[design.v]
module ALU #(parameter w = 8) (
    clk, rst, CE, IN_valid, MODE, CMD, OPA, OPB, Cin,
    ERR, RES, OF, COUT, G, L, E);
    input clk;
    input rst;
    input CE;
    input [1:0] IN_valid;
    input MODE;
    input [3:0] CMD;
    input [w-1:0] OPA;
    input [w-1:0] OPB;
    input Cin;
    output reg ERR;
    output reg OF;
    output reg COUT;
    output reg G;
    output reg L;
    output reg E;
    output reg [2*w:0] RES;
reg [1:0] IN_valid_t;
reg [3:0] CMD_t;
reg MODE_t, Cin_t;
reg [w-1:0] OPA_t, OPB_t;
reg ERR_t, OF_t, COUT_t, G_t, L_t, E_t;
reg [2*w:0] RES_t, RES_m;
reg signed [w-1:0] sOPA, sOPB;
reg signed [2*w:0] sRES;
reg [$clog2(w)-1:0] shift_amount;
always @(posedge clk or posedge rst) begin  
    if(rst) begin
        OPA_t <= 0;
        OPB_t <= 0;
        Cin_t <= 0;
        IN_valid_t <= 0;
        MODE_t <= 0;
        CMD_t <= 0; end
     else if(CE) begin
        OPA_t <= OPA;
        OPB_t <= OPB;
        Cin_t <= Cin;
        IN_valid_t <= IN_valid;
        MODE_t <= MODE;
        CMD_t <= CMD; end   
end
always @(*) begin
    ERR_t = 0;    
    sOPA = 0;
    sOPB = 0;
    sRES = 0;
    shift_amount = 0;
    OF_t = 0;
    COUT_t = 0;
    G_t = 0;
    L_t = 0;
    E_t = 0;
    RES_t = 0;
    if(MODE_t) begin
        case(CMD_t)
            4'b0000: begin 
                        if(IN_valid_t == 2'b11) begin
                            RES_t = OPA_t + OPB_t;
                            COUT_t = RES_t[w]; end
                        else ERR_t = 1; end
            4'b0001: begin 
                        if(IN_valid_t == 2'b11) begin
                            RES_t = OPA_t - OPB_t;
                            OF_t = (OPA_t < OPB_t) ? 1 : 0; end
                        else ERR_t = 1; end
            4'b0010: begin 
                        if(IN_valid_t == 2'b11) begin
                            RES_t = OPA_t + OPB_t + Cin_t;
                            COUT_t = RES_t[w]; end
                        else ERR_t = 1; end
            4'b0011: begin 
                        if(IN_valid_t == 2'b11) begin
                            RES_t = OPA_t - OPB_t - Cin_t;
                            OF_t = (OPA_t < (OPB_t + Cin_t)); end
                        else ERR_t = 1; end
            4'b0100: begin 
                        if(IN_valid_t[0] == 1'b1) begin
                            RES_t = OPA_t + 1'b1;
                            COUT_t = RES_t[w]; end
                        else ERR_t = 1; end
            4'b0101: begin 
                        if(IN_valid_t[0] == 1'b1) begin
                            RES_t = OPA_t - 1'b1;
                            OF_t = RES_t[w]; end
                        else ERR_t = 1; end
            4'b0110: begin 
                        if(IN_valid_t[1] == 1'b1) begin
                            RES_t = OPB_t + 1'b1;
                            COUT_t = RES_t[w]; end
                        else ERR_t = 1; end
            4'b0111: begin 
                        if(IN_valid_t[1] == 1'b1) begin
                            RES_t = OPB_t - 1'b1;
                            OF_t = RES_t[w]; end
                        else ERR_t = 1; end
            4'b1000: begin 
                        if(IN_valid_t == 2'b11) begin
                            E_t = (OPA_t == OPB_t) ? 1 : 0;
                            L_t = (OPA_t < OPB_t) ? 1 : 0;
                            G_t = (OPA_t > OPB_t) ? 1 : 0; end
                        else ERR_t = 1; end
            4'b1001: begin 
                        if(IN_valid_t == 2'b11) begin
                            RES_t = (OPA_t + 1) * (OPB_t + 1); end
                        else ERR_t = 1; end
            4'b1010: begin 
                        if(IN_valid_t == 2'b11) begin
                            RES_t = (OPA_t << 1) * OPB_t; end
                        else ERR_t = 1; end
            4'b1011: begin
                        if(IN_valid_t == 2'b11) begin
                            sOPA = $signed(OPA_t);
                            sOPB = $signed(OPB_t);
                            sRES = sOPA + sOPB;
                            RES_t = sRES;
                            OF_t = ((sOPA[w-1] == sOPB[w-1]) && (sRES[w-1] != sOPA[w-1]));
                            E_t = (sOPA == sOPB) ? 1 : 0;
                            L_t = (sOPA < sOPB) ? 1 : 0;
                            G_t = (sOPA > sOPB) ? 1 : 0; end
                        else ERR_t = 1; end
            4'b1100: begin
                        if(IN_valid_t == 2'b11) begin
                            sOPA = $signed(OPA_t);
                            sOPB = $signed(OPB_t);
                            sRES = sOPA - sOPB;
                            RES_t = sRES;
                            OF_t = ((sOPA[w-1] != sOPB[w-1]) && (sRES[w-1] != sOPA[w-1]));
                            E_t = (sOPA == sOPB) ? 1 : 0;
                            L_t = (sOPA < sOPB) ? 1 : 0;
                            G_t = (sOPA > sOPB) ? 1 : 0; end
                        else ERR_t = 1; end
            default: begin
                        RES_t = 0;
                        COUT_t = 1'b0;
                        OF_t = 1'b0;
                        G_t = 1'b0;
                        E_t = 1'b0;
                        L_t = 1'b0;
                        ERR_t = 1'b1; end
             endcase
             end
    else begin 
        case(CMD_t)
          4'b0000: begin
                      if(IN_valid_t == 2'b11) begin
                          RES_t = OPA_t & OPB_t; end
                      else ERR_t = 1; end
          4'b0001: begin
                      if(IN_valid_t == 2'b11) begin
                          RES_t = ~(OPA_t & OPB_t);
                          RES_t[2*w-1 : 8] = 0; end
                      else ERR_t = 1; end
          4'b0010: begin
                      if(IN_valid_t == 2'b11) begin
                          RES_t = OPA_t | OPB_t; end
                      else ERR_t = 1; end
          4'b0011: begin
                      if(IN_valid_t == 2'b11) begin
                          RES_t = ~(OPA_t | OPB_t);
                          RES_t[2*w-1 : 8] = 0; end
                      else ERR_t = 1; end
          4'b0100: begin
                      if(IN_valid_t == 2'b11) begin
                          RES_t = OPA_t ^ OPB_t; end
                      else ERR_t = 1; end
          4'b0101: begin
                      if(IN_valid_t == 2'b11) begin
                          RES_t = ~(OPA_t ^ OPB_t);
                          RES_t[2*w-1 : 8] = 0; end
                      else ERR_t = 1; end
          4'b0110: begin
                      if(IN_valid_t[0] == 1'b1) begin
                          RES_t = ~OPA_t;
                          RES_t[2*w-1 : 8] = 0; end
                      else ERR_t = 1; end
          4'b0111: begin
                      if(IN_valid_t[1] == 1'b1) begin
                          RES_t = ~OPB_t;
                          RES_t[2*w-1 : 8] = 0; end
                      else ERR_t = 1; end
          4'b1000: begin
                      if(IN_valid_t[0] == 1'b1) begin
                          RES_t = OPA_t >> 1; end
                      else ERR_t = 1; end
          4'b1001: begin
                      if(IN_valid_t[0] == 1'b1) begin
                          RES_t = OPA_t << 1; end
                      else ERR_t = 1; end
          4'b1010: begin
                      if(IN_valid_t[1] == 1'b1) begin
                          RES_t = OPB_t >> 1; end
                      else ERR_t = 1; end
          4'b1011: begin
                      if(IN_valid_t[1] == 1'b1) begin
                          RES_t = OPB_t << 1; end
                      else ERR_t = 1; end
          4'b1100: begin 
                      if(IN_valid_t == 2'b11) begin
                          if( |(OPB_t[(w-1) : ($clog2(w)+1)]))
                               ERR_t = 1;
                          else begin
                               shift_amount = OPB_t[$clog2(w)-1:0];
                               RES_t = {1'b0, ((OPA_t << shift_amount) | OPA_t >> (w - shift_amount))}; end end
                      else  ERR_t = 1; end
          4'b1101: begin 
                      if(IN_valid_t == 2'b11) begin
                          if( |(OPB_t[(w-1) : ($clog2(w)+1)]))
                               ERR_t = 1;
                          else begin
                               shift_amount = OPB_t[$clog2(w)-1:0];
                               RES_t = {1'b0, ((OPA_t >> shift_amount) | OPA_t << (w - shift_amount))}; end end
                      else  ERR_t = 1; end
          default: begin
                        RES_t = 0;
                        ERR_t = 1'b1; end
             endcase
             end
end
always @(posedge clk or posedge rst) begin
    if (rst) begin
        RES  <= 0;
        COUT <= 0;
        OF   <= 0;
        G    <= 0;
        L    <= 0;
        E    <= 0;
        ERR  <= 0;
        RES_m <= 0;
    end 
    else if (CE) begin
        if ((CMD_t == 4'b1001 || CMD_t == 4'b1010) && MODE_t == 1) begin
            RES_m <= RES_t;
            RES <= RES_m;
        end
        else
            RES <= RES_t;
            COUT <= COUT_t;
            OF   <= OF_t;
            G    <= G_t;
            L    <= L_t;
            E    <= E_t;
            ERR  <= ERR_t;
  end
end
endmodule
[run.sh]
#!/bin/bash
# the make line also repeats each setting of config.mk as NAME=value (left out here)
make -C /OpenROAD-flow-scripts/flow DESIGN_CONFIG=/design/flow/config.mk WORK_HOME=/design/flow/orfs CLKGATE_MAP_FILE= finish
[config.mk]
export PLATFORM = sky130hd
export DESIGN_NAME = ALU
export DESIGN_NICKNAME = ALU
export VERILOG_FILES = /design/flow/design.v
export SDC_FILE = /design/flow/constraint.sdc
export NUM_CORES = 4
export LEC_CHECK = 0
export ABC_AREA = 0
export CAP_MARGIN = 20
export CELL_PAD_IN_SITES_GLOBAL_PLACEMENT = 3
export CORE_MARGIN = 2
export CORE_UTILIZATION = 40
export CTS_CLUSTER_DIAMETER = 53
export GPL_TIMING_DRIVEN = 0
export MIN_ROUTING_LAYER = met1
export SETUP_SLACK_MARGIN = -0.56
export SLEW_MARGIN = 40
[constraint.sdc]
create_clock -name core_clock -period 6.13 [get_ports {clk}]
set_input_delay 1.2260 -clock core_clock [delete_from_list [all_inputs] [get_ports {clk}]]
set_output_delay 1.2260 -clock core_clock [all_outputs]
set_load 0.01 [all_outputs]
==> results.py, run 1 <==
# Physical implementation metrics
metrics = {
    "run_status": {
        "status": "failed layout checks",
        "violations": "negative setup slack",
    },
    "global_routing": {
        "grt_pass1_vias": 12046,
        "grt_pass1_wl_um": 79000,
        "grt.overflow.total": 0,
        "antenna_found_initial": 0,
        "grt_max_degree": 37,
        "grt_use_total_pct": 34.8,
    },
    "clocking": {
        "root_buffer": "clkbuf_16",
        "clk_pin_slew_ns": 0.06,
        "clk_latency_ns": 0.36,
        "tritoncts": "done",
        "clock_sinks": 64,
        "cts_buffers": 9,
        "clockBufferDepth": 2,
        "cts-htree-levels": 3,
        "cts_hold_buf": 0,
    },
    "worst_setup_path": {
        "critPathBufInv": 4,
        "worstSetupPathType": "reg -> reg",
        "crit_path_end_kind": "flip-flop",
        "cp-startpoint": "OPB_t[3]",
        "cp_top_family": "adder cells",
        "rr_endpoint": "RES[16]",
        "max_stage_delay_ns": 0.53,
        "timing.rr.start": "OPB_t[3]",
        "path_depth": 21,
        "cp-endpoint": "RES[16]",
        "path_cells": "buf_2 -> nand3_1 -> nor2_2 -> xnor2_4 -> or2_2 -> fa_1 -> fa_1 -> inv_1 -> fa_1 -> inv_1 -> fa_1 -> inv_1 -> ha_1 -> and3_1 -> a22o_1 -> o41ai_4 -> o21ai_0 -> and2_1 -> o21ai_0 -> a211oi_1 -> o31ai_1",
        "regToRegSetupSlack_ns": -0.21,
        "cp-start-kind": "flip-flop",
        "worstPathRequired_ns": 6.39,
        "r2r_cells": 21,
        "slowest_stage": "fa_1",
        "crit_top_cell": "fa_1",
        "cp_max_fo": 10,
        "critPathArrivalTime_ns": 6.59,
    },
    "die": {
        "die_x_um": 175,
        "fp_util_pct": 40.8,
        "num_rows": 62,
        "die_h_um": 175,
        "chipArea_um2": 30700,
        "io_pins": 50,
        "core_um2": 28800,
    },
    "logic_synthesis": {
        "yosysMostFrequentCell": "nor2_1",
        "synth-xor-area-share_pct": 6.31,
        "simple_gate_area_share_pct": 21.4,
        "yosys-stat-area_um2": 11700,
        "yosys.area.top_type_share_pct": 14.8,
        "ys_types": 82,
        "common_cells": "nor2_1, nand2_1, inv_1",
        "synth_cells": 1517,
        "flop_cell": "dfrtp_1",
        "muxShareOfSynthArea_pct": 3.13,
        "adder_share_pct": 27.2,
        "ys.warnings.count": 1,
        "synth-seq-cells": 64,
        "syn_area_um2": 11700,
        "yosysTopAreaCell": "fa_1",
        "ys_sh_aoi_pct": 20.3,
        "ys_async_sr_fraction_pct": 100,
        "edf_count": 0,
        "ys_seq_share_pct": 13.6,
        "synthTopCellsByArea": "fa_1, dfrtp_1, ha_1",
        "ys_cells": 1517,
        "top_logic_kind": "adder cells",
        "syn_nets": 1747,
        "syn_avg_cell_area_um2": 7.74,
    },
    "power_and_ir_drop": {
        "comb_power_mw": 2.61,
        "clkPwrFrac_pct": 15.8,
        "pwr-share-seq_pct": 14.7,
        "power_leader": "combinational logic",
        "powerSeq_mw": 0.553,
        "p_switching_mw": 1.95,
        "leakagePower_nw": 5.97,
        "p_per_area_nw_per_um2": 278,
        "total_power_mw": 3.76,
        "comb_power_share_pct": 69.5,
        "vdd_drop_max_uv": 123,
        "clock_power_mw": 0.594,
        "p_int_mw": 1.81,
        "power.share.switching_pct": 51.9,
    },
    "route": {
        "antenna_left": 0,
        "first_pass_iters": 5,
        "via_count": 12175,
        "wl_um": 52800,
        "drc": 0,
        "viasPerCell": 6.17,
        "n_antenna_cell": 0,
        "wire_per_inst_um": 26.8,
        "drt_iter0_drc": 1148,
    },
    "sta": {
        "setup_viol": 10,
        "max_freq_mhz": 158,
        "skew_ns": 0.0142,
        "maxSlewHeadroom_pct": 39.5,
        "drv_slew": 0,
        "hold_ws_ns": 0.476,
        "post-route-period-util_pct": 103,
        "period_needed_ns": 6.34,
        "tightest_slew_ns": 0.908,
        "fin_setup_tns_ns": -0.903,
        "worst_slack_ns": -0.206,
        "finalHoldViolCount": 0,
    },
    "cells_and_area": {
        "fin_area_um2": 13500,
        "fin_cells": 1973,
        "syn2layout_area_growth_pct": 15.1,
        "fin_nets": 1814,
        "fillers": 2948,
    },
    "hold_path": {
        "min_from": "RES_m[1]",
        "whs_endpoint": "RES_m[1]",
        "hold_class": "reg -> reg",
        "hold_depth": 2,
    },
    "job": {
        "max_cap_violations": 0,
        "log.warning_count": 48,
    },
    "placed_design": {
        "post_dp_cell_area_um2": 12900,
        "portBuffers": 49,
        "dpl.hpwl_um": 42400,
        "globalplace.congestion": 1.01,
        "dp_cells": 1953,
    },
}
stage by stage:
| stage | utilization, % | setup WS, ns |
|---|---|---|
| 2_1_floorplan | - | -0.248 |
| 3_3_place_gp | 44.2 | -2.58 |
| 3_5_place_dp | 44.7 | -2.37 |
| 4_1_cts | 46.0 | -0.550 |
| 5_1_grt | 47.0 | -0.555 |
| 6_report | 47.0 | -0.206 |
routing by layer:
metal	vias to the layer above	global-route usage, %	routed length (um)
li1	5398	-	-
met1	6046	47.9	22800
met2	599	55.7	23500
met3	132	4.20	4080
met4	0	14.0	2420
met5	-	0	0
area by class of cell:
type,count,area (um^2),area share (%)
buffer,67,284,2.10
clock buffer,9,225,1.67
clock inverter,7,105,0.778
inverter,158,614,4.55
multi-input combinational,1208,9430,69.8
sequential,64,1630,12.1
tap,384,480,3.55
timing repair buffer,76,741,5.48
what timing repair did:
item,4_1_cts,5_1_grt
resized,20,31
endpoints found under the setup margin,26,11
pin swaps,1,2
buffers inserted,1,22
==> inputs of run 2 (changes only) <==
- ABC_AREA: 0 -> 1
- CAP_MARGIN: 20 -> 10
- CELL_PAD_IN_SITES_GLOBAL_PLACEMENT: 3 -> default
- CORE_ASPECT_RATIO: default -> 1.09
- CORE_MARGIN: 2 -> 3
- CORE_UTILIZATION: 40 -> 49
- CTS_CLUSTER_DIAMETER: 53 -> 357
- CTS_CLUSTER_SIZE: default -> 12
- HOLD_SLACK_MARGIN: default -> 0.13
- MAX_ROUTING_LAYER: default -> met4
- MIN_ROUTING_LAYER: met1 -> default
- PLACE_DENSITY_LB_ADDON: default -> 0.01
- SETUP_SLACK_MARGIN: -0.56 -> 1.29
- SLEW_MARGIN: 40 -> 20
- clock period: 6.13 -> 6.0 ns (I/O delays scaled with it)
==> run 2 against run 1 <==
  * The run now finishes clean
  * Combinational power up 28%
  * Largest power group unchanged
  * Sequential share of layout area is 1.3 points lower
  * Routed wire length grew 2.7%
==> results.py, run 2 <==
# Physical implementation metrics
metrics = {
    "route": {
        "drt_iter0_drc": 1691,
        "drc": 0,
        "viasPerCell": 6.14,
        "via_count": 14173,
        "first_pass_iters": 8,
        "wl_um": 54300,
        "antenna_left": 0,
        "wire_per_inst_um": 23.5,
    },
    "sta": {
        "post-route-period-util_pct": 88.8,
        "drv_slew": 0,
        "worst_slack_ns": 0.674,
        "maxSlewHeadroom_pct": 36.3,
        "skew_ns": 0.0112,
        "rsz0062_at_grt": "true",
        "tightest_slew_ns": 0.952,
        "period_needed_ns": 5.33,
        "max_freq_mhz": 188,
        "setup_viol": 0,
        "fin_setup_tns_ns": 0,
        "finalHoldViolCount": 0,
    },
    "worst_setup_path": {
        "worstSetupPathType": "reg -> reg",
        "worstPathRequired_ns": 6.23,
        "timing.rr.start": "OPA_t[1]",
        "cp-endpoint": "RES_m[13]",
        "cp_max_fo": 8,
        "path_cells": "clkinvlp_4 -> ha_1 -> inv_4 -> nor2_1 -> fa_1 -> fa_2 -> fa_2 -> inv_2 -> fa_1 -> inv_2 -> ha_4 -> nand2_1 -> nor2_1 -> nor2_1 -> nand2_2 -> a21oi_2 -> or2_4 -> nand3_2 -> nand2_2 -> nand2_2 -> nand4_1 -> o21ai_1 -> inv_1",
        "path_depth": 23,
        "regToRegSetupSlack_ns": 0.67,
        "r2r_cells": 23,
        "critPathBufInv": 5,
        "max_stage_delay_ns": 0.60,
        "cp-start-kind": "flip-flop",
        "slowest_stage": "fa_2",
        "crit_path_end_kind": "flip-flop",
        "rr_endpoint": "RES_m[13]",
        "cp_top_family": "adder cells",
        "cp-startpoint": "OPA_t[1]",
        "critPathArrivalTime_ns": 5.56,
    },
    "job": {
        "log.warning_count": 48,
        "max_cap_violations": 0,
    },
    "power_and_ir_drop": {
        "comb_power_share_pct": 75.9,
        "clkPwrFrac_pct": 11.6,
        "vdd_drop_max_uv": 433,
        "clock_power_mw": 0.513,
        "power.share.switching_pct": 53.4,
        "p_switching_mw": 2.35,
        "powerSeq_mw": 0.549,
        "p_per_area_nw_per_um2": 293,
        "total_power_mw": 4.41,
        "leakagePower_nw": 7.59,
        "p_int_mw": 2.06,
        "power_leader": "combinational logic",
        "pwr-share-seq_pct": 12.4,
        "comb_power_mw": 3.35,
    },
    "logic_synthesis": {
        "top_logic_kind": "simple AND/OR/NAND/NOR gates",
        "ys_async_sr_fraction_pct": 100,
        "synth-seq-cells": 64,
        "muxShareOfSynthArea_pct": 0,
        "syn_area_um2": 12300,
        "synth_cells": 1870,
        "syn_nets": 2100,
        "syn_avg_cell_area_um2": 6.57,
        "ys.warnings.count": 1,
        "simple_gate_area_share_pct": 31.2,
        "adder_share_pct": 26.0,
        "common_cells": "nand2_1, inv_1, nor2_1",
        "ys_cells": 1870,
        "ys_types": 63,
        "synthTopCellsByArea": "nand2_1, fa_1, dfrtp_1",
        "edf_count": 0,
        "synth-xor-area-share_pct": 2.04,
        "yosys-stat-area_um2": 12300,
        "yosys.area.top_type_share_pct": 15.2,
        "flop_cell": "dfrtp_1",
        "yosysTopAreaCell": "nand2_1",
        "ys_sh_aoi_pct": 14.5,
        "yosysMostFrequentCell": "nand2_1",
        "ys_seq_share_pct": 13.0,
    },
    "global_routing": {
        "grt_max_degree": 42,
        "grt_pass1_vias": 13792,
        "antenna_found_initial": 1,
        "grt_pass1_wl_um": 81300,
        "grt_use_total_pct": 41.0,
        "grt.overflow.total": 0,
    },
    "cells_and_area": {
        "syn2layout_area_growth_pct": 22.6,
        "fin_nets": 2227,
        "fin_area_um2": 15100,
        "fin_util_pct": 62.0,
        "fillers": 2222,
    },
    "die": {
        "core_um2": 24300,
        "fp_util_pct": 50.6,
        "die_x_um": 158,
        "io_pins": 50,
        "die_h_um": 171,
        "chipArea_um2": 27000,
        "num_rows": 59,
    },
    "hold_path": {
        "hold_depth": 2,
        "min_from": "G",
        "whs_endpoint": "G",
        "hold_class": "reg -> reg",
    },
    "clocking": {
        "cts_buffers": 9,
        "clock_sinks": 64,
        "clk_latency_ns": 0.34,
        "cts-htree-levels": 3,
        "root_buffer": "clkbuf_16",
        "clk_pin_slew_ns": 0.06,
        "clockBufferDepth": 2,
        "tritoncts": "done",
    },
    "placed_design": {
        "globalplace.congestion": 1.09,
        "dp_slack_ns": -0.0622,
        "portBuffers": 48,
        "dpl.hpwl_um": 40700,
        "post_dp_cell_area_um2": 13400,
    },
    "run_status": {
        "status": "complete, no violations",
    },
}
==> run 2: what timing repair did <==
item / 4_1_cts / 5_1_grt
pin swaps: 72 / 74
gates cloned: 0 / 0
buffers inserted: 59 / 8
gates resized: 156 / 95
hold buffers: 0 / 0
endpoints found under the hold margin: 0 / 0
setup endpoints to repair: 24 / 24
==> run 2: cell type report <==
class	count	area [um^2]	area share (%)
sequential	64	1620	10.8
timing repair buffer	116	1070	7.07
clock inverter	6	42.5	0.282
multi-input combinational	1405	9840	65.3
buffer	72	578	3.84
clock buffer	10	239	1.59
antenna	1	2.50	0.0166
inverter	329	1300	8.61
tap	305	382	2.53
==> run 2: per-stage QoR <==
step | hold slack, ns | instances
final | 0.481 | 2308
after global routing | 0.521 | 2308
after CTS | 0.487 | 2299
after detailed placement | 0.469 | 2224
after global placement | 0.463 | 2223
after floorplan | 0.449 | 1870
==> run 2: routing by layer <==
layer  wire length, um  up-vias  GRT usage, %  share of wire [%]
met2             23900      902          62.4                 44
li1                  -     6285             -                  -
met1             20900     6753          50.8                 39
met3              5410      233          7.42                 10
met5                 0        -             -                  0
met4              4060        0          24.5                7.5
==> inputs of run 3 (changes only) <==
- ABC_AREA: 1 -> default
- CAP_MARGIN: 10 -> 20
- CORE_ASPECT_RATIO: 1.09 -> default
- CORE_MARGIN: 3 -> 2
- CORE_UTILIZATION: 49 -> 72
- CTS_CLUSTER_DIAMETER: 357 -> default
- CTS_CLUSTER_SIZE: 12 -> default
- GPL_TIMING_DRIVEN: 0 -> default
- HOLD_SLACK_MARGIN: 0.13 -> default
- MAX_ROUTING_LAYER: met4 -> default
- PLACE_DENSITY: default -> 0.36
- PLACE_DENSITY_LB_ADDON: 0.01 -> default
- SETUP_SLACK_MARGIN: 1.29 -> default
- clock period: 6.0 -> 8.14 ns (I/O delays scaled with it)
==> run 3 against run 2 <==
  * Largest power group unchanged
  * Setup slack gained 0.38 ns
  * Highest routed layer is now met5
  * Sequential cell count is the same
  * Hold slack gained 0.0032 ns
==> results.py, run 3 <==
# Physical implementation metrics
metrics = {
    "run_status": {
        "status": "complete, no violations",
    },
    "worst_setup_path": {
        "path_depth": 19,
        "path_cells": "clkinv_1 -> ha_1 -> inv_1 -> nor2_1 -> fa_1 -> fa_1 -> fa_1 -> inv_1 -> fa_1 -> inv_1 -> ha_1 -> and3_1 -> a22o_1 -> o41ai_1 -> o21ai_0 -> and2_1 -> o21ai_0 -> a211oi_1 -> o31ai_1",
        "critPathBufInv": 4,
        "r2r_cells": 19,
        "crit_path_end_kind": "flip-flop",
        "slowest_stage": "dfrtp_1",
        "cp_top_family": "adder cells",
        "cp_max_fo": 19,
        "regToRegSetupSlack_ns": 1.06,
        "cp-start-kind": "flip-flop",
        "critPathArrivalTime_ns": 7.33,
        "max_stage_delay_ns": 0.88,
        "timing.rr.start": "OPA_t[1]",
        "cp-startpoint": "OPA_t[1]",
        "worstSetupPathType": "reg -> reg",
        "crit_top_cell": "fa_1",
        "worstPathRequired_ns": 8.38,
        "rr_endpoint": "RES[16]",
        "cp-endpoint": "RES[16]",
    },
    "hold_path": {
        "min_from": "RES_m[2]",
        "hold_class": "reg -> reg",
        "hold_depth": 2,
        "whs_endpoint": "RES_m[2]",
    },
    "route": {
        "wl_um": 42200,
        "via_count": 12414,
        "viasPerCell": 7.16,
        "n_antenna_cell": 0,
        "wire_per_inst_um": 24.4,
        "drt_iter0_drc": 2300,
        "antenna_left": 0,
        "first_pass_iters": 9,
        "drc": 0,
    },
    "power_and_ir_drop": {
        "pwr-share-seq_pct": 14.9,
        "leakagePower_nw": 5.73,
        "clkPwrFrac_pct": 15.7,
        "powerSeq_mw": 0.413,
        "p_int_mw": 1.34,
        "total_power_mw": 2.77,
        "p_switching_mw": 1.44,
        "power.share.switching_pct": 51.8,
        "vdd_drop_max_uv": 236,
        "clock_power_mw": 0.435,
        "power_leader": "combinational logic",
        "comb_power_share_pct": 69.5,
        "comb_power_mw": 1.93,
        "p_per_area_nw_per_um2": 219,
    },
    "global_routing": {
        "antenna_found_initial": 1,
        "grt_max_degree": 65,
        "grt_use_total_pct": 49.5,
        "grt_pass1_wl_um": 66800,
        "grt_pass1_vias": 12064,
        "grt.overflow.total": 0,
    },
    "logic_synthesis": {
        "ys_types": 82,
        "common_cells": "nor2_1, nand2_1, inv_1",
        "ys.warnings.count": 1,
        "ys_cells": 1517,
        "syn_area_um2": 11700,
        "yosysMostFrequentCell": "nor2_1",
        "synth_cells": 1517,
        "muxShareOfSynthArea_pct": 3.13,
        "syn_avg_cell_area_um2": 7.74,
        "flop_cell": "dfrtp_1",
        "yosys-stat-area_um2": 11700,
        "syn_nets": 1747,
        "simple_gate_area_share_pct": 21.4,
        "synth-xor-area-share_pct": 6.31,
        "yosys.area.top_type_share_pct": 14.8,
        "synthTopCellsByArea": "fa_1, dfrtp_1, ha_1",
        "ys_async_sr_fraction_pct": 100,
        "edf_count": 0,
        "ys_sh_aoi_pct": 20.3,
        "yosysTopAreaCell": "fa_1",
        "synth-seq-cells": 64,
        "adder_share_pct": 27.2,
        "top_logic_kind": "adder cells",
        "ys_seq_share_pct": 13.6,
    },
    "sta": {
        "hold_ws_ns": 0.485,
        "fin_setup_tns_ns": 0,
        "skew_ns": 0.0158,
        "period_needed_ns": 7.08,
        "finalHoldViolCount": 0,
        "rsz0062_at_grt": "false",
        "post-route-period-util_pct": 87.0,
        "worst_slack_ns": 1.06,
        "max_freq_mhz": 141,
        "setup_viol": 0,
        "drv_slew": 0,
        "tightest_slew_ns": 1.23,
        "maxSlewHeadroom_pct": 17.2,
    },
    "die": {
        "core_um2": 15900,
        "io_pins": 50,
        "die_x_um": 132,
        "num_rows": 46,
        "chipArea_um2": 17300,
        "die_h_um": 132,
        "fp_util_pct": 73.9,
    },
    "clocking": {
        "clock_sinks": 64,
        "clk_latency_ns": 0.36,
        "root_buffer": "clkbuf_16",
        "cts-resized-gates": 0,
        "clockBufferDepth": 2,
        "clk_pin_slew_ns": 0.06,
        "post_cts_buffers": 0,
        "tritoncts": "done",
        "cts_buffers": 9,
        "cts_hold_buf": 0,
        "cts-htree-levels": 3,
    },
    "cells_and_area": {
        "fin_nets": 1742,
        "fin_util_pct": 79.6,
        "fin_cells": 1733,
        "fin_area_um2": 12600,
        "syn2layout_area_growth_pct": 7.75,
    },
    "placed_design": {
        "post_dp_cell_area_um2": 12300,
        "globalplace.congestion": 1.16,
        "dp_cells": 1717,
        "dpl.hpwl_um": 31800,
        "portBuffers": 49,
        "dp_slack_ns": 1.34,
    },
    "job": {
        "log.warning_count": 48,
        "max_cap_violations": 0,
    },
}
-- run 3: layout make-up --
| type | count | area (um^2) |
|---|---|---|
| inverters | 158 | 593 |
| repair buffers | 71 | 651 |
| clock buffers | 10 | 239 |
| flip-flops and latches | 64 | 1600 |
| well taps | 216 | 270 |
| clock inverters | 6 | 91.3 |
| fillers | 1131 | 3240 |
| multi-input cells | 1208 | 9200 |
-- run 3: metal layers --
layer | global-route usage [%] | share of wire (%) | up-vias
met2 | 71.7 | 41 | 1114
met3 | 18.8 | 16 | 313
met4 | 30.1 | 8.2 | 2
met1 | 62.7 | 35 | 5723
met5 | 0 | 0.031 | -
li1 | - | - | 5262
==> inputs of run 4 (changes only) <==
- ABC_AREA: default -> 0
- CAP_MARGIN: 20 -> 10
- CELL_PAD_IN_SITES_DETAIL_PLACEMENT: default -> 1
- CORE_ASPECT_RATIO: default -> 1.09
- CORE_MARGIN: 2 -> 3
- CORE_UTILIZATION: 72 -> 49
- CTS_CLUSTER_DIAMETER: default -> 357
- CTS_CLUSTER_SIZE: default -> 12
- GPL_ROUTABILITY_DRIVEN: default -> 0
- GPL_TIMING_DRIVEN: default -> 0
- MAX_ROUTING_LAYER: default -> met4
- MIN_ROUTING_LAYER: default -> met2
- PLACE_DENSITY: 0.36 -> default
- PLACE_DENSITY_LB_ADDON: default -> 0.01
- SETUP_SLACK_MARGIN: default -> 1.29
- SLEW_MARGIN: 20 -> 10
- TNS_END_PERCENT: default -> 10
- clock period: 8.14 -> 4.73 ns (I/O delays scaled with it)
==> run 4 against run 3 <==
  * The flow now stops in 5_1_grt
  * Die size grew 49%
  * Synthesized cell count stayed put
  * Synthesized area unchanged
==> results.py, run 4 <==
# Metrics from the implementation run
metrics = {
    "run_status": {
        "status": "aborted with a tool error",
        "flow.stopped_at": "5_1_grt",
        "stop_error": "[ERROR GRT-0116] Global routing finished with congestion. Check the congestion regions in the DRC Viewer.",
    },
    "logic_synthesis": {
        "synth_cells": 1517,
        "yosysTopAreaCell": "fa_1",
        "ys_seq_share_pct": 13.6,
        "syn_nets": 1747,
        "muxShareOfSynthArea_pct": 3.13,
        "common_cells": "nor2_1, nand2_1, inv_1",
        "synth-seq-cells": 64,
        "adder_share_pct": 27.2,
        "flop_cell": "dfrtp_1",
        "syn_avg_cell_area_um2": 7.74,
        "ys_types": 82,
        "yosys-stat-area_um2": 11700,
        "simple_gate_area_share_pct": 21.4,
        "ys_async_sr_fraction_pct": 100,
        "yosys.area.top_type_share_pct": 14.8,
        "synth-xor-area-share_pct": 6.31,
        "ys.warnings.count": 1,
        "synthTopCellsByArea": "fa_1, dfrtp_1, ha_1",
        "ys_sh_aoi_pct": 20.3,
        "yosysMostFrequentCell": "nor2_1",
        "edf_count": 0,
        "top_logic_kind": "adder cells",
        "ys_cells": 1517,
        "syn_area_um2": 11700,
    },
    "global_routing": {
        "grt_use_total_pct": 76.1,
        "grt.overflow.total": 100,
    },
    "placed_design": {
        "portBuffers": 49,
        "dp_slack_ns": -1.68,
        "dpl.hpwl_um": 40500,
    },
    "clocking": {
        "root_buffer": "clkbuf_16",
        "cts_hold_buf": 0,
        "clockBufferDepth": 2,
        "cts_buffers": 9,
        "clock_sinks": 64,
        "cts-htree-levels": 3,
    },
    "die": {
        "num_rows": 58,
        "chipArea_um2": 25900,
        "die_h_um": 168,
        "core_um2": 23300,
        "fp_util_pct": 50.4,
        "die_x_um": 154,
        "io_pins": 50,
    },
}
## run 4: through the flow
step,cell area (um^2),util (%),power (mW),std cells,setup TNS [ns]
2_1_floorplan,12100,-,3.09,1517,-4.37
3_3_place_gp,13000,55.6,4.06,1866,-29.98
3_5_place_dp,13000,55.6,4.25,1867,-33.10
4_1_cts,14200,61.1,5.29,1931,-16.39
## run 4: repair_timing
item / CTS
setup buffers: 49
resized: 116
pin swaps: 30
endpoints found under the setup margin: 35
## run 4: layer usage
layer,track usage (%),GRT overflow
met5,-,-
met4,53.3,12
met3,84.4,83
met2,81.3,5
met1,-,-
==> inputs of run 5 (changes only) <==
- ABC_AREA: 0 -> 1
- CAP_MARGIN: 10 -> 20
- CELL_PAD_IN_SITES_DETAIL_PLACEMENT: 1 -> default
- CORE_ASPECT_RATIO: 1.09 -> default
- CORE_MARGIN: 3 -> 2
- CORE_UTILIZATION: 49 -> 69
- CTS_CLUSTER_DIAMETER: 357 -> 252
- CTS_CLUSTER_SIZE: 12 -> 98
- GPL_ROUTABILITY_DRIVEN: 0 -> default
- GPL_TIMING_DRIVEN: 0 -> default
- MAX_ROUTING_LAYER: met4 -> default
- MIN_ROUTING_LAYER: met2 -> default
- PLACE_DENSITY: default -> 0.36
- PLACE_DENSITY_LB_ADDON: 0.01 -> default
- SETUP_SLACK_MARGIN: 1.29 -> default
- SLEW_MARGIN: 10 -> 20
- TNS_END_PERCENT: 10 -> 15
- clock period: 4.73 -> 3.22 ns (I/O delays scaled with it)
==> run 5 against run 4 <==
  * The run again fails in 5_1_grt
  * Synthesized area increased by 4.7%
  * Synthesized cell count grew 23%
  * Die size shrank 27%
==> results.py, run 5 <==
# Metrics from the implementation run
metrics = {
    "die": {
        "num_rows": 48,
        "core_um2": 17400,
        "fp_util_pct": 70.8,
        "die_h_um": 137,
        "die_x_um": 137,
        "io_pins": 50,
        "chipArea_um2": 18900,
    },
    "run_status": {
        "flow.stopped_at": "5_1_grt",
        "stop_error": "[ERROR GRT-0232] Routing congestion too high. Check the congestion heatmap in the GUI.",
        "status": "aborted with a tool error",
    },
    "logic_synthesis": {
        "synth-seq-cells": 64,
        "yosys-stat-area_um2": 12300,
        "yosysTopAreaCell": "nand2_1",
        "syn_nets": 2100,
        "common_cells": "nand2_1, inv_1, nor2_1",
        "adder_share_pct": 26.0,
        "top_logic_kind": "simple AND/OR/NAND/NOR gates",
        "ys.warnings.count": 1,
        "ys_sh_aoi_pct": 14.5,
        "muxShareOfSynthArea_pct": 0,
        "ys_seq_share_pct": 13.0,
        "ys_types": 63,
        "syn_area_um2": 12300,
        "yosysMostFrequentCell": "nand2_1",
        "flop_cell": "dfrtp_1",
        "simple_gate_area_share_pct": 31.2,
        "ys_cells": 1870,
        "syn_avg_cell_area_um2": 6.57,
        "synth-xor-area-share_pct": 2.04,
        "ys_async_sr_fraction_pct": 100,
        "yosys.area.top_type_share_pct": 15.2,
        "synth_cells": 1870,
        "edf_count": 0,
        "synthTopCellsByArea": "nand2_1, fa_1, dfrtp_1",
    },
    "clocking": {
        "cts_buffers": 9,
        "clockBufferDepth": 2,
        "cts_hold_buf": 0,
        "root_buffer": "clkbuf_16",
        "cts-htree-levels": 3,
        "clock_sinks": 64,
    },
    "placed_design": {
        "dpl.hpwl_um": 37800,
        "globalplace.congestion": 1.20,
        "dp_slack_ns": -1.95,
        "portBuffers": 49,
    },
    "global_routing": {
        "grt.overflow.total": 11,
        "grt_use_total_pct": 77.1,
    },
}
## run 5: repair_timing
action                                  in CTS
buffers inserted                            18
pin swaps                                   58
gates resized                               84
endpoints found under the setup margin      28
## run 5: per-stage QoR
stage | cells | utilization (%) | area (um^2)
after CTS | 2322 | 87.7 | 15200
after detailed placement | 2289 | 83.7 | 14500
after global placement | 2289 | 83.7 | 14500
after floorplan | 1870 | - | 12500
## run 5: per-layer routing
metal,global-route usage [%],GRT overflow
met1,76.5,2
met4,70.4,3
met3,70.1,0
met2,89.7,6
met5,43.9,0
==> inputs of run 6 (changes only) <==
- ABC_AREA: 1 -> default
- CORE_ASPECT_RATIO: default -> 0.5
- CORE_MARGIN: 2 -> 4
- CORE_UTILIZATION: 69 -> 40
- CTS_CLUSTER_DIAMETER: 252 -> 332
- PLACE_DENSITY: 0.36 -> default
- TNS_END_PERCENT: 15 -> 10
- clock period: 3.22 -> 6.0 ns (I/O delays scaled with it)
==> run 6 against run 5 <==
  * Now clean on timing, DRC and antenna
  * Die size up 71%
  * Synthesized area down 4.5%
  * Synthesized cell count down 19%
==> results.py, run 6 <==
# Physical implementation metrics
metrics = {
    "route": {
        "via_count": 12233,
        "n_antenna_cell": 0,
        "antenna_left": 0,
        "wl_um": 52800,
        "drc": 0,
        "wire_per_inst_um": 26.8,
        "drt_iter0_drc": 1617,
        "first_pass_iters": 6,
        "viasPerCell": 6.21,
    },
    "power_and_ir_drop": {
        "vdd_drop_max_uv": 234,
        "p_switching_mw": 2.00,
        "clkPwrFrac_pct": 15.2,
        "comb_power_share_pct": 71.2,
        "pwr-share-seq_pct": 13.6,
        "total_power_mw": 3.91,
        "leakagePower_nw": 6.05,
        "p_int_mw": 1.90,
        "clock_power_mw": 0.593,
        "comb_power_mw": 2.78,
        "power.share.switching_pct": 51.3,
        "power_leader": "combinational logic",
        "powerSeq_mw": 0.531,
        "p_per_area_nw_per_um2": 292,
    },
    "die": {
        "die_x_um": 250,
        "io_pins": 50,
        "chipArea_um2": 32300,
        "core_um2": 29000,
        "die_h_um": 129,
        "num_rows": 44,
        "fp_util_pct": 40.5,
    },
    "logic_synthesis": {
        "muxShareOfSynthArea_pct": 3.13,
        "yosys.area.top_type_share_pct": 14.8,
        "syn_avg_cell_area_um2": 7.74,
        "ys_sh_aoi_pct": 20.3,
        "ys_seq_share_pct": 13.6,
        "yosysTopAreaCell": "fa_1",
        "top_logic_kind": "adder cells",
        "ys_types": 82,
        "synth-seq-cells": 64,
        "syn_area_um2": 11700,
        "simple_gate_area_share_pct": 21.4,
        "edf_count": 0,
        "yosys-stat-area_um2": 11700,
        "adder_share_pct": 27.2,
        "ys.warnings.count": 1,
        "synth-xor-area-share_pct": 6.31,
        "flop_cell": "dfrtp_1",
        "ys_async_sr_fraction_pct": 100,
        "common_cells": "nor2_1, nand2_1, inv_1",
        "synthTopCellsByArea": "fa_1, dfrtp_1, ha_1",
        "syn_nets": 1747,
        "ys_cells": 1517,
        "synth_cells": 1517,
        "yosysMostFrequentCell": "nor2_1",
    },
    "global_routing": {
        "antenna_found_initial": 2,
        "grt_max_degree": 58,
        "grtUsageMet3_pct": 9.01,
        "grt_use_total_pct": 32.4,
        "grt_use_met2_pct": 47.4,
        "grt_pass1_vias": 11664,
        "met1_usage_pct": 48.1,
        "grt.overflow.total": 0,
        "top_usage_layer": "met1",
        "grt_pass1_wl_um": 78600,
    },
    "worst_setup_path": {
        "regToRegSetupSlack_ns": 0.25,
        "critPathBufInv": 3,
        "r2r_cells": 20,
        "cp_max_fo": 5,
        "path_cells": "ha_1 -> and3_1 -> xnor2_2 -> or2_2 -> fa_1 -> fa_1 -> inv_1 -> fa_1 -> inv_1 -> fa_1 -> inv_1 -> ha_1 -> and3_1 -> a22o_1 -> o41ai_4 -> o21ai_1 -> and2_1 -> o21ai_2 -> a211oi_1 -> o31ai_1",
        "max_stage_delay_ns": 0.58,
        "cp-endpoint": "RES[16]",
        "worstSetupPathType": "reg -> reg",
        "cp-startpoint": "OPA_t[0]",
        "slowest_stage": "fa_1",
        "crit_path_end_kind": "flip-flop",
        "worstPathRequired_ns": 6.23,
        "cp-start-kind": "flip-flop",
        "crit_top_cell": "fa_1",
        "critPathArrivalTime_ns": 5.98,
        "timing.rr.start": "OPA_t[0]",
        "rr_endpoint": "RES[16]",
        "cp_top_family": "adder cells",
        "path_depth": 20,
    },
    "sta": {
        "skew_ns": 0.0153,
        "maxSlewHeadroom_pct": 25.6,
        "post-route-period-util_pct": 95.8,
        "fin_setup_tns_ns": 0,
        "worst_slack_ns": 0.250,
        "period_needed_ns": 5.75,
        "max_freq_mhz": 174,
        "finalHoldViolCount": 0,
        "drv_slew": 0,
        "setup_viol": 0,
        "tightest_slew_ns": 1.11,
    },
    "cells_and_area": {
        "syn2layout_area_growth_pct": 14.1,
        "fin_nets": 1804,
        "logic_area_um2": 9280,
        "regArea_um2": 1600,
        "fillers": 2958,
        "fin_cells": 1969,
    },
    "placed_design": {
        "globalplace.congestion": 1.00,
        "portBuffers": 49,
        "dpl.hpwl_um": 41800,
        "dp_slack_ns": -0.0121,
        "dp_cells": 1954,
    },
    "clocking": {
        "clk_pin_slew_ns": 0.06,
        "cts_buffers": 9,
        "clock_sinks": 64,
        "cts-htree-levels": 3,
        "post_cts_buffers": 0,
        "tritoncts": "done",
        "clk_latency_ns": 0.35,
        "clockBufferDepth": 2,
        "root_buffer": "clkbuf_16",
    },
    "job": {
        "log.warning_count": 46,
        "max_cap_violations": 0,
    },
    "run_status": {
        "status": "complete, no violations",
    },
    "hold_path": {
        "min_from": "RES_m[1]",
        "hold_class": "reg -> reg",
        "hold_depth": 2,
        "whs_endpoint": "RES_m[1]",
    },
}
==> run 6: metrics by stage <==
| stage | hold WS, ns | area (um^2) | utilization [%] |
|---|---|---|---|
| 6_report | 0.479 | 13400 | 46.3 |
| 3_5_place_dp | 0.466 | 13000 | 44.9 |
| 4_1_cts | 0.481 | 13300 | 46.0 |
| 3_3_place_gp | 0.453 | 13000 | 44.9 |
| 5_1_grt | 0.507 | 13400 | 46.3 |
| 2_1_floorplan | 0.440 | 11800 | - |
==> run 6: cell type report <==
type / instances / area share, %
clock inverter: 5 / 0.607
sequential: 64 / 12.0
clock buffer: 10 / 1.78
tap: 391 / 3.65
inverter: 158 / 4.43
multi-input combinational: 1208 / 69.2
timing repair buffer: 133 / 8.33
==> run 6: layer usage <==
metal,part of all wire (%),routed length [um],vias to the layer above
li1,-,-,5382
met1,45,24000,6066
met2,41,21500,706
met3,12,6140,75
met4,2.2,1150,4
met5,0.028,15,-
==> run 6: repair_timing <==
action	CTS	global route
pin swaps	0	1
gates resized	1	15
hold buffers	0	0
setup endpoints to repair	1	13
==> inputs of run 7 (changes only) <==
- ABC_AREA: default -> 1
- CAP_MARGIN: 20 -> 25
- CELL_PAD_IN_SITES_DETAIL_PLACEMENT: default -> 0
- CORE_ASPECT_RATIO: 0.5 -> default
- CORE_MARGIN: 4 -> 2
- CORE_UTILIZATION: 40 -> 72
- CTS_CLUSTER_DIAMETER: 332 -> default
- CTS_CLUSTER_SIZE: 98 -> 85
- HOLD_SLACK_MARGIN: default -> 0.3
- PLACE_DENSITY: default -> 0.65
- SETUP_SLACK_MARGIN: default -> -0.7
- TNS_END_PERCENT: 10 -> default
- clock period: 6.0 -> 4.12 ns (I/O delays scaled with it)
==> run 7 against run 6 <==
  * The run now fails in 5_1_grt
  * Synthesized area up 4.7%
  * Die size down 44%
  * Synthesized cell count up 23%
==> results.py, run 7 <==
# Metrics from the implementation run
metrics = {
    "logic_synthesis": {
        "yosysTopAreaCell": "nand2_1",
        "synth-xor-area-share_pct": 2.04,
        "ys_types": 63,
        "syn_nets": 2100,
        "simple_gate_area_share_pct": 31.2,
        "yosysMostFrequentCell": "nand2_1",
        "edf_count": 0,
        "syn_avg_cell_area_um2": 6.57,
        "ys_async_sr_fraction_pct": 100,
        "synth_cells": 1870,
        "common_cells": "nand2_1, inv_1, nor2_1",
        "muxShareOfSynthArea_pct": 0,
        "ys_sh_aoi_pct": 14.5,
        "top_logic_kind": "simple AND/OR/NAND/NOR gates",
        "flop_cell": "dfrtp_1",
        "synth-seq-cells": 64,
        "yosys.area.top_type_share_pct": 15.2,
        "ys_seq_share_pct": 13.0,
        "synthTopCellsByArea": "nand2_1, fa_1, dfrtp_1",
        "yosys-stat-area_um2": 12300,
        "ys_cells": 1870,
        "adder_share_pct": 26.0,
        "syn_area_um2": 12300,
        "ys.warnings.count": 1,
    },
    "die": {
        "die_h_um": 135,
        "fp_util_pct": 73.9,
        "io_pins": 50,
        "chipArea_um2": 18100,
        "die_x_um": 135,
        "core_um2": 16600,
        "num_rows": 47,
    },
    "global_routing": {
        "grt.overflow.total": 93,
        "grt_use_total_pct": 84.0,
    },
    "run_status": {
        "flow.stopped_at": "5_1_grt",
        "status": "aborted with a tool error",
        "stop_error": "[ERROR GRT-0232] Routing congestion too high. Check the congestion heatmap in the GUI.",
    },
    "clocking": {
        "clockBufferDepth": 2,
        "clock_sinks": 64,
        "cts_buffers": 9,
        "cts-htree-levels": 3,
        "root_buffer": "clkbuf_16",
    },
    "placed_design": {
        "globalplace.congestion": 1.18,
        "portBuffers": 49,
        "dpl.hpwl_um": 36700,
    },
}
run 7: timing repair:
| action | CTS |
|---|---|
| setup endpoints to repair | 22 |
| setup buffers | 26 |
| hold buffers | 0 |
| resized | 118 |
| pin swaps | 74 |
run 7: routing by layer:
| metal | GRT usage [%] | overflow |
|---|---|---|
| met1 | 84.0 | 2 |
| met2 | 94.9 | 47 |
| met3 | 74.1 | 5 |
| met4 | 83.6 | 39 |
| met5 | 53.3 | 0 |
run 7: stage by stage:
| step | area, um^2 | setup WS [ns] | hold slack [ns] | cells |
|---|---|---|---|---|
| after floorplan | 12400 | -0.739 | 0.449 | 1870 |
| after global placement | 13900 | -0.997 | 0.464 | 2223 |
| after detailed placement | 13900 | -1.17 | 0.466 | 2223 |
| after CTS | 14800 | -0.735 | 0.490 | 2260 |
==> inputs of run 8 (changes only) <==
- ABC_AREA: 1 -> default
- CELL_PAD_IN_SITES_DETAIL_PLACEMENT: 0 -> 1
- CORE_UTILIZATION: 72 -> 44
- CTS_CLUSTER_SIZE: 85 -> default
- HOLD_SLACK_MARGIN: 0.3 -> default
- PLACE_DENSITY: 0.65 -> 0.67
- clock period: 4.12 -> 7.44 ns (I/O delays scaled with it)
==> run 8 against run 7 <==
  * Now clean on timing, DRC and antenna
  * Synthesized cell count fell by 19%
  * Die size rose by 54%
  * Synthesized area fell by 4.5%
==> results.py, run 8 <==
# Physical implementation metrics
metrics = {
    "logic_synthesis": {
        "flop_cell": "dfrtp_1",
        "synthTopCellsByArea": "fa_1, dfrtp_1, ha_1",
        "top_logic_kind": "adder cells",
        "ys_async_sr_fraction_pct": 100,
        "yosys-stat-area_um2": 11700,
        "syn_nets": 1747,
        "yosysMostFrequentCell": "nor2_1",
        "simple_gate_area_share_pct": 21.4,
        "yosys.area.top_type_share_pct": 14.8,
        "edf_count": 0,
        "syn_area_um2": 11700,
        "ys_types": 82,
        "yosysTopAreaCell": "fa_1",
        "adder_share_pct": 27.2,
        "synth-xor-area-share_pct": 6.31,
        "ys_sh_aoi_pct": 20.3,
        "common_cells": "nor2_1, nand2_1, inv_1",
        "ys_cells": 1517,
        "synth-seq-cells": 64,
        "synth_cells": 1517,
        "ys.warnings.count": 1,
        "ys_seq_share_pct": 13.6,
        "muxShareOfSynthArea_pct": 3.13,
        "syn_avg_cell_area_um2": 7.74,
    },
    "worst_setup_path": {
        "slowest_stage": "dfrtp_1",
        "cp-start-kind": "flip-flop",
        "critPathBufInv": 4,
        "cp_max_fo": 17,
        "worstPathRequired_ns": 7.70,
        "crit_path_end_kind": "flip-flop",
        "path_cells": "nand4_1 -> nor3_1 -> xnor2_1 -> clkbuf_4 -> nand2b_1 -> fa_1 -> fa_1 -> inv_1 -> fa_1 -> inv_1 -> fa_1 -> inv_1 -> ha_1 -> and3_1 -> a22o_1 -> o41ai_1 -> o21ai_0 -> and2_1 -> o21ai_0 -> a211oi_1 -> o31ai_1",
        "r2r_cells": 21,
        "cp-endpoint": "RES[16]",
        "path_depth": 21,
        "timing.rr.start": "OPB_t[3]",
        "cp-startpoint": "OPB_t[3]",
        "max_stage_delay_ns": 0.73,
        "critPathArrivalTime_ns": 7.06,
        "worstSetupPathType": "reg -> reg",
        "rr_endpoint": "RES[16]",
        "crit_top_cell": "fa_1",
        "regToRegSetupSlack_ns": 0.64,
        "cp_top_family": "adder cells",
    },
    "clocking": {
        "clk_latency_ns": 0.36,
        "cts_buffers": 9,
        "cts-resized-gates": 0,
        "tritoncts": "done",
        "clock_sinks": 64,
        "cts-htree-levels": 3,
        "clockBufferDepth": 2,
        "root_buffer": "clkbuf_16",
        "post_cts_buffers": 0,
        "cts_hold_buf": 0,
        "clk_pin_slew_ns": 0.07,
    },
    "power_and_ir_drop": {
        "power.share.switching_pct": 52.4,
        "clock_power_mw": 0.517,
        "power_leader": "combinational logic",
        "comb_power_mw": 2.21,
        "p_int_mw": 1.50,
        "leakagePower_nw": 5.88,
        "clkPwrFrac_pct": 16.4,
        "p_per_area_nw_per_um2": 242,
        "p_switching_mw": 1.66,
        "pwr-share-seq_pct": 13.5,
        "powerSeq_mw": 0.427,
        "vdd_drop_max_uv": 144,
        "comb_power_share_pct": 70.1,
    },
    "global_routing": {
        "met1_usage_pct": 46.1,
        "grtUsageMet3_pct": 6.55,
        "grt_use_met2_pct": 56.3,
        "grt_pass1_wl_um": 75800,
        "top_usage_layer": "met2",
        "antenna_found_initial": 1,
        "grt_max_degree": 65,
        "grt.overflow.total": 0,
        "grt_pass1_vias": 12499,
        "grt_use_total_pct": 35.3,
    },
    "placed_design": {
        "portBuffers": 49,
        "globalplace.congestion": 1.03,
        "dpl.hpwl_um": 37700,
    },
    "sta": {
        "skew_ns": 0.0121,
        "post-route-period-util_pct": 91.4,
        "drv_slew": 0,
        "maxSlewHeadroom_pct": 26.4,
        "tightest_slew_ns": 1.09,
        "finalHoldViolCount": 0,
        "max_freq_mhz": 147,
        "fin_setup_tns_ns": 0,
        "rsz0062_at_grt": "false",
        "period_needed_ns": 6.80,
        "setup_viol": 0,
    },
    "hold_path": {
        "whs_endpoint": "RES_m[10]",
        "hold_depth": 2,
        "min_from": "RES_m[10]",
        "hold_class": "reg -> reg",
    },
    "die": {
        "core_um2": 26100,
        "fp_util_pct": 44.9,
        "die_x_um": 167,
        "io_pins": 50,
        "chipArea_um2": 28000,
        "num_rows": 59,
        "die_h_um": 167,
    },
    "cells_and_area": {
        "fin_util_pct": 49.9,
        "fin_nets": 1770,
        "syn2layout_area_growth_pct": 11.0,
    },
    "route": {
        "wire_per_inst_um": 26.1,
        "antenna_left": 0,
        "first_pass_iters": 6,
        "n_antenna_cell": 0,
        "via_count": 12212,
        "drt_iter0_drc": 1505,
        "wl_um": 49000,
        "viasPerCell": 6.50,
        "drc": 0,
    },
    "job": {
        "log.warning_count": 46,
        "max_cap_violations": 0,
    },
    "run_status": {
        "status": "complete, no violations",
    },
}
==> run 8: through the flow <==
step           cells  instance area (um^2)  worst slack (ns)  power [mW]  hold slack [ns]
6_report        1880                 13000             0.641        3.16            0.486
5_1_grt         1880                 13000             0.179        3.38            0.508
4_1_cts         1879                 13000             0.687        3.12            0.489
3_5_place_dp    1863                 12700             0.721        2.58            0.476
3_3_place_gp    1863                 12700             0.996        2.49            0.456
2_1_floorplan   1517                 11700              1.06        1.84            0.440
==> run 8: layout make-up <==
type / count / area, um^2
fill: 3260 / 13100
multi-input combinational: 1208 / 9220
sequential: 64 / 1600
timing repair buffer: 99 / 861
inverter: 158 / 593
tap: 335 / 419
clock buffer: 9 / 225
clock inverter: 7 / 120
==> run 8: per-layer routing <==
metal | routed length [um] | share of wire, %
met1 | 19700 | 40
met2 | 21900 | 45
met5 | 16 | 0.033
met4 | 3050 | 6.2
met3 | 4360 | 8.9
==> inputs of run 9 (changes only) <==
- CAP_MARGIN: 25 -> 5
- CELL_PAD_IN_SITES_DETAIL_PLACEMENT: 1 -> default
- CORE_UTILIZATION: 44 -> 65
- PLACE_DENSITY: 0.67 -> default
- PLACE_DENSITY_LB_ADDON: default -> 0.0
- SETUP_SLACK_MARGIN: -0.7 -> 1.47
- SLEW_MARGIN: 20 -> 40
- TNS_END_PERCENT: default -> 5
- clock period: 7.44 -> 4.97 ns (I/O delays scaled with it)
==> run 9 against run 8 <==
  * Clock skew decreased by 0.00084 ns
  * The layout now fails its checks (negative setup slack)
  * Synthesized area unchanged
  * Largest power group unchanged
  * Setup slack worse by 0.98 ns
  * Sequential cell count stayed put
  * Clock-buffer cell count did not move
  * Routed wire length is 0.94% lower
  * Die size fell by 32%
  * Critical endpoint is now RES[12]
==> results.py, run 9 <==
# Physical implementation metrics
metrics = {
    "sta": {
        "post-route-period-util_pct": 107,
        "max_freq_mhz": 188,
        "drv_slew": 0,
        "worst_slack_ns": -0.343,
        "period_needed_ns": 5.31,
        "finalHoldViolCount": 0,
        "rsz0062_at_grt": "true",
        "setup_viol": 19,
        "tightest_slew_ns": 0.932,
        "maxSlewHeadroom_pct": 37.6,
        "skew_ns": 0.0113,
    },
    "clocking": {
        "clock_sinks": 64,
        "clk_pin_slew_ns": 0.06,
        "cts_hold_buf": 0,
        "cts_buffers": 9,
        "clk_latency_ns": 0.36,
        "clockBufferDepth": 2,
        "cts-htree-levels": 3,
        "root_buffer": "clkbuf_16",
        "tritoncts": "done",
    },
    "logic_synthesis": {
        "yosysMostFrequentCell": "nor2_1",
        "top_logic_kind": "adder cells",
        "ys_seq_share_pct": 13.6,
        "ys_sh_aoi_pct": 20.3,
        "syn_nets": 1747,
        "synthTopCellsByArea": "fa_1, dfrtp_1, ha_1",
        "ys_cells": 1517,
        "yosys-stat-area_um2": 11700,
        "simple_gate_area_share_pct": 21.4,
        "edf_count": 0,
        "ys_types": 82,
        "adder_share_pct": 27.2,
        "synth_cells": 1517,
        "syn_avg_cell_area_um2": 7.74,
        "ys_async_sr_fraction_pct": 100,
        "synth-seq-cells": 64,
        "common_cells": "nor2_1, nand2_1, inv_1",
        "yosysTopAreaCell": "fa_1",
        "yosys.area.top_type_share_pct": 14.8,
        "synth-xor-area-share_pct": 6.31,
        "muxShareOfSynthArea_pct": 3.13,
        "ys.warnings.count": 1,
        "syn_area_um2": 11700,
        "flop_cell": "dfrtp_1",
    },
    "power_and_ir_drop": {
        "power.share.switching_pct": 50.0,
        "vdd_drop_max_uv": 773,
        "clkPwrFrac_pct": 12.9,
        "p_int_mw": 2.85,
        "power_leader": "combinational logic",
        "p_switching_mw": 2.85,
        "p_per_area_nw_per_um2": 393,
        "leakagePower_nw": 6.62,
        "powerSeq_mw": 0.646,
        "comb_power_mw": 4.31,
        "comb_power_share_pct": 75.8,
        "pwr-share-seq_pct": 11.4,
        "clock_power_mw": 0.734,
    },
    "worst_setup_path": {
        "crit_path_end_kind": "flip-flop",
        "worstPathRequired_ns": 5.21,
        "cp-endpoint": "RES[12]",
        "worstSetupPathType": "reg -> reg",
        "regToRegSetupSlack_ns": -0.34,
        "cp-startpoint": "OPB_t[2]",
        "cp_top_family": "adder cells",
        "max_stage_delay_ns": 0.55,
        "cp_max_fo": 5,
        "path_depth": 20,
        "timing.rr.start": "OPB_t[2]",
        "crit_top_cell": "fa_1",
        "path_cells": "and4_4 -> nand2_1 -> xnor2_2 -> nand2b_1 -> fa_1 -> fa_1 -> inv_1 -> fa_1 -> inv_1 -> fa_1 -> inv_2 -> ha_4 -> a21o_1 -> a22o_4 -> nor2_2 -> xnor2_1 -> a22oi_1 -> o221ai_1 -> and2_4 -> a221o_1",
        "r2r_cells": 20,
        "rr_endpoint": "RES[12]",
        "critPathArrivalTime_ns": 5.55,
        "critPathBufInv": 3,
        "slowest_stage": "fa_1",
        "cp-start-kind": "flip-flop",
    },
    "route": {
        "via_count": 13329,
        "antenna_left": 0,
        "drc": 0,
        "drt_iter0_drc": 2195,
        "wire_per_inst_um": 25.5,
        "wl_um": 48600,
        "viasPerCell": 7.00,
        "first_pass_iters": 10,
    },
    "cells_and_area": {
        "syn2layout_area_growth_pct": 23.5,
        "fin_nets": 1900,
        "fillers": 1166,
        "fin_util_pct": 81.3,
    },
    "run_status": {
        "status": "failed layout checks",
        "violations": "negative setup slack",
    },
    "global_routing": {
        "grt_pass1_wl_um": 73400,
        "grt_max_degree": 46,
        "antenna_found_initial": 2,
        "grt_use_total_pct": 49.3,
        "grt.overflow.total": 0,
        "grt_pass1_vias": 13111,
    },
    "job": {
        "max_cap_violations": 0,
        "log.warning_count": 51,
    },
    "placed_design": {
        "portBuffers": 49,
        "dp_slack_ns": -0.339,
        "globalplace.congestion": 1.10,
        "dpl.hpwl_um": 36600,
    },
    "die": {
        "io_pins": 50,
        "chipArea_um2": 19200,
        "num_rows": 49,
        "die_x_um": 138,
        "core_um2": 17800,
        "die_h_um": 138,
        "fp_util_pct": 65.8,
    },
    "hold_path": {
        "whs_endpoint": "RES_m[9]",
        "min_from": "RES_m[9]",
        "hold_depth": 2,
        "hold_class": "reg -> reg",
    },
}
run 9: repair_timing:
item,4_1_cts,5_1_grt
pin swaps,13,34
resized,41,43
gates cloned,0,0
setup endpoints to repair,30,32
buffers inserted,0,2
run 9: stage by stage:
| stage | hold WS [ns] | total power, mW | TNS (ns) | std cells | instance area, um^2 |
|---|---|---|---|---|---|
| after global placement | 0.454 | 4.30 | -1.83 | 1886 | 13700 |
| after CTS | 0.486 | 5.32 | -1.89 | 1902 | 14300 |
| after floorplan | 0.440 | 2.94 | -0.913 | 1517 | 12100 |
| final | 0.484 | 5.69 | -3.15 | 1905 | 14500 |
| after global routing | 0.510 | 5.95 | -6.05 | 1904 | 14500 |
| after detailed placement | 0.472 | 4.46 | -4.04 | 1886 | 13800 |
run 9: metal layers:
metal  part of all wire [%]  vias to the layer above  global-route usage [%]
li1                       -                     5573                       -
met1                     34                     6184                    60.7
met2                     41                     1198                    73.4
met3                     15                      372                    17.6
met4                    9.4                        2                    32.4
met5                  0.016                        -                       0
run 9: final cells by class:
type                            instances  area (um^2)  share of cell area (%)
Sequential cell                        64         1610                    11.1
Tap cell                              229          287                    1.98
Clock buffer                            9          225                    1.55
Multi-Input combinational cell       1208         9810                    67.7
Inverter                              158          608                    4.19
Clock inverter                          7          103                   0.708
Antenna cell                            1         2.50                  0.0173
Timing Repair Buffer                  229         1860                    12.8
==> inputs of run 10 (changes only) <==
- CAP_MARGIN: 5 -> 20
- CORE_UTILIZATION: 65 -> 40
- PLACE_DENSITY_LB_ADDON: 0.0 -> default
- SETUP_SLACK_MARGIN: 1.47 -> -0.11
- SLEW_MARGIN: 40 -> 20
- TNS_END_PERCENT: 5 -> default
- clock period: 4.97 -> 5.79 ns (I/O delays scaled with it)
==> run 10 against run 9 <==
  * Hold slack got worse by 0.011 ns
  * Die size increased by 60%
  * Sequential cell count stayed put
  * Highest routed layer is now met4
  * The run now finishes clean
  * Power fell by 27%
  * Final cell count is 3.9% higher
  * Routed wire length down 2.5%
  * Sequential share of layout area increased by 0.76 points
  * Cell area is 6.9% lower
  * Combinational power down 32%
  * Register-to-register slack improved by 0.46 ns
  * Clock power decreased by 6.0%
  * Clock-buffer cell count is the same
==> results.py, run 10 <==
# Physical implementation metrics
metrics = {
    "logic_synthesis": {
        "top_logic_kind": "adder cells",
        "synth-seq-cells": 64,
        "syn_area_um2": 11700,
        "syn_nets": 1747,
        "flop_cell": "dfrtp_1",
        "synthTopCellsByArea": "fa_1, dfrtp_1, ha_1",
        "syn_avg_cell_area_um2": 7.74,
        "synth-xor-area-share_pct": 6.31,
        "ys.warnings.count": 1,
        "simple_gate_area_share_pct": 21.4,
        "yosysMostFrequentCell": "nor2_1",
        "ys_sh_aoi_pct": 20.3,
        "edf_count": 0,
        "ys_async_sr_fraction_pct": 100,
        "yosysTopAreaCell": "fa_1",
        "adder_share_pct": 27.2,
        "yosys.area.top_type_share_pct": 14.8,
        "yosys-stat-area_um2": 11700,
        "ys_types": 82,
        "synth_cells": 1517,
        "common_cells": "nor2_1, nand2_1, inv_1",
        "ys_seq_share_pct": 13.6,
        "muxShareOfSynthArea_pct": 3.13,
        "ys_cells": 1517,
    },
    "power_and_ir_drop": {
        "total_power_mw": 4.17,
        "comb_power_share_pct": 70.3,
        "p_switching_mw": 2.13,
        "leakagePower_nw": 6.14,
        "power.share.switching_pct": 51.0,
        "comb_power_mw": 2.93,
        "vdd_drop_max_uv": 257,
        "clock_power_mw": 0.690,
        "p_per_area_nw_per_um2": 309,
        "pwr-share-seq_pct": 13.1,
        "power_leader": "combinational logic",
        "clkPwrFrac_pct": 16.6,
        "powerSeq_mw": 0.546,
        "p_int_mw": 2.04,
    },
    "hold_path": {
        "whs_endpoint": "RES_m[10]",
        "hold_class": "reg -> reg",
        "hold_depth": 2,
        "min_from": "RES_m[10]",
    },
    "clocking": {
        "cts_buffers": 9,
        "clk_latency_ns": 0.36,
        "clockBufferDepth": 2,
        "tritoncts": "done",
        "cts-htree-levels": 3,
        "clk_pin_slew_ns": 0.07,
        "root_buffer": "clkbuf_16",
        "clock_sinks": 64,
    },
    "cells_and_area": {
        "fin_area_um2": 13500,
        "fin_nets": 1820,
        "fillers": 2850,
        "syn2layout_area_growth_pct": 15.0,
        "regArea_um2": 1600,
        "fin_cells": 1979,
        "logic_area_um2": 9250,
    },
    "worst_setup_path": {
        "crit_top_cell": "fa_1",
        "max_stage_delay_ns": 0.56,
        "path_depth": 20,
        "cp_max_fo": 9,
        "cp_top_family": "adder cells",
        "critPathBufInv": 3,
        "worstPathRequired_ns": 6.05,
        "slowest_stage": "fa_1",
        "crit_path_end_kind": "flip-flop",
        "cp-start-kind": "flip-flop",
        "timing.rr.start": "OPB_t[3]",
        "rr_endpoint": "RES[16]",
        "cp-endpoint": "RES[16]",
        "path_cells": "and4_1 -> nand2_1 -> xnor2_1 -> buf_4 -> nor2_1 -> fa_1 -> fa_1 -> fa_1 -> inv_1 -> fa_1 -> inv_1 -> ha_1 -> and3_1 -> a22o_1 -> o41ai_4 -> o21ai_1 -> and2_1 -> o21ai_2 -> a211oi_1 -> o31ai_1",
        "cp-startpoint": "OPB_t[3]",
        "critPathArrivalTime_ns": 5.93,
        "regToRegSetupSlack_ns": 0.12,
        "r2r_cells": 20,
        "worstSetupPathType": "reg -> reg",
    },
    "job": {
        "max_cap_violations": 0,
        "log.warning_count": 46,
    },
    "placed_design": {
        "dp_cells": 1962,
        "portBuffers": 49,
        "post_dp_cell_area_um2": 13100,
        "dpl.hpwl_um": 36900,
        "dp_slack_ns": -0.0608,
        "globalplace.congestion": 1.05,
    },
    "die": {
        "core_um2": 28800,
        "die_x_um": 175,
        "num_rows": 62,
        "fp_util_pct": 40.8,
        "chipArea_um2": 30700,
        "io_pins": 50,
        "die_h_um": 175,
    },
    "global_routing": {
        "grt_max_degree": 65,
        "antenna_found_initial": 0,
        "grt_pass1_vias": 11742,
        "grt_use_total_pct": 31.3,
        "grt.overflow.total": 0,
        "grt_pass1_wl_um": 72700,
    },
    "sta": {
        "finalHoldViolCount": 0,
        "drv_slew": 0,
        "max_freq_mhz": 176,
        "maxSlewHeadroom_pct": 27.5,
        "period_needed_ns": 5.67,
        "worst_slack_ns": 0.119,
        "post-route-period-util_pct": 98.0,
        "skew_ns": 0.0151,
        "tightest_slew_ns": 1.08,
        "setup_viol": 0,
    },
    "route": {
        "viasPerCell": 6.05,
        "drt_iter0_drc": 1265,
        "n_antenna_cell": 0,
        "first_pass_iters": 6,
        "wl_um": 47300,
        "drc": 0,
        "wire_per_inst_um": 23.9,
        "antenna_left": 0,
        "via_count": 11966,
    },
    "run_status": {
        "status": "complete, no violations",
    },
}
run 10: area by class of cell:
class / count / area share (%)
clock buffer: 9 / 1.67
sequential: 64 / 11.9
inverter: 158 / 4.39
multi-input combinational: 1208 / 68.4
tap: 384 / 3.56
clock inverter: 7 / 0.926
timing repair buffer: 149 / 9.15
run 10: stage by stage:
step | TNS (ns) | hold slack (ns) | utilization (%)
5_1_grt | -0.669 | 0.499 | 46.9
2_1_floorplan | -0.0895 | 0.440 | -
3_3_place_gp | 0 | 0.456 | 45.6
6_report | 0 | 0.474 | 46.9
3_5_place_dp | -0.0608 | 0.459 | 45.6
4_1_cts | -0.0344 | 0.474 | 46.8
run 10: what timing repair did:
| action | 4_1_cts | 5_1_grt |
|---|---|---|
| resized | 0 | 7 |
| setup buffers | 0 | 1 |
| hold buffers | 0 | 0 |
| endpoints found under the setup margin | 0 | 10 |
run 10: layer usage:
layer / vias to the layer above / GRT usage, % / routed length [um]
met5: - / 0 / 0
met4: 0 / 13.8 / 2380
met3: 126 / 6.10 / 3850
met2: 618 / 47.8 / 20600
met1: 5801 / 43.0 / 20500
li1: 5421 / - / -
Power is estimated from default activity; no workload was simulated.
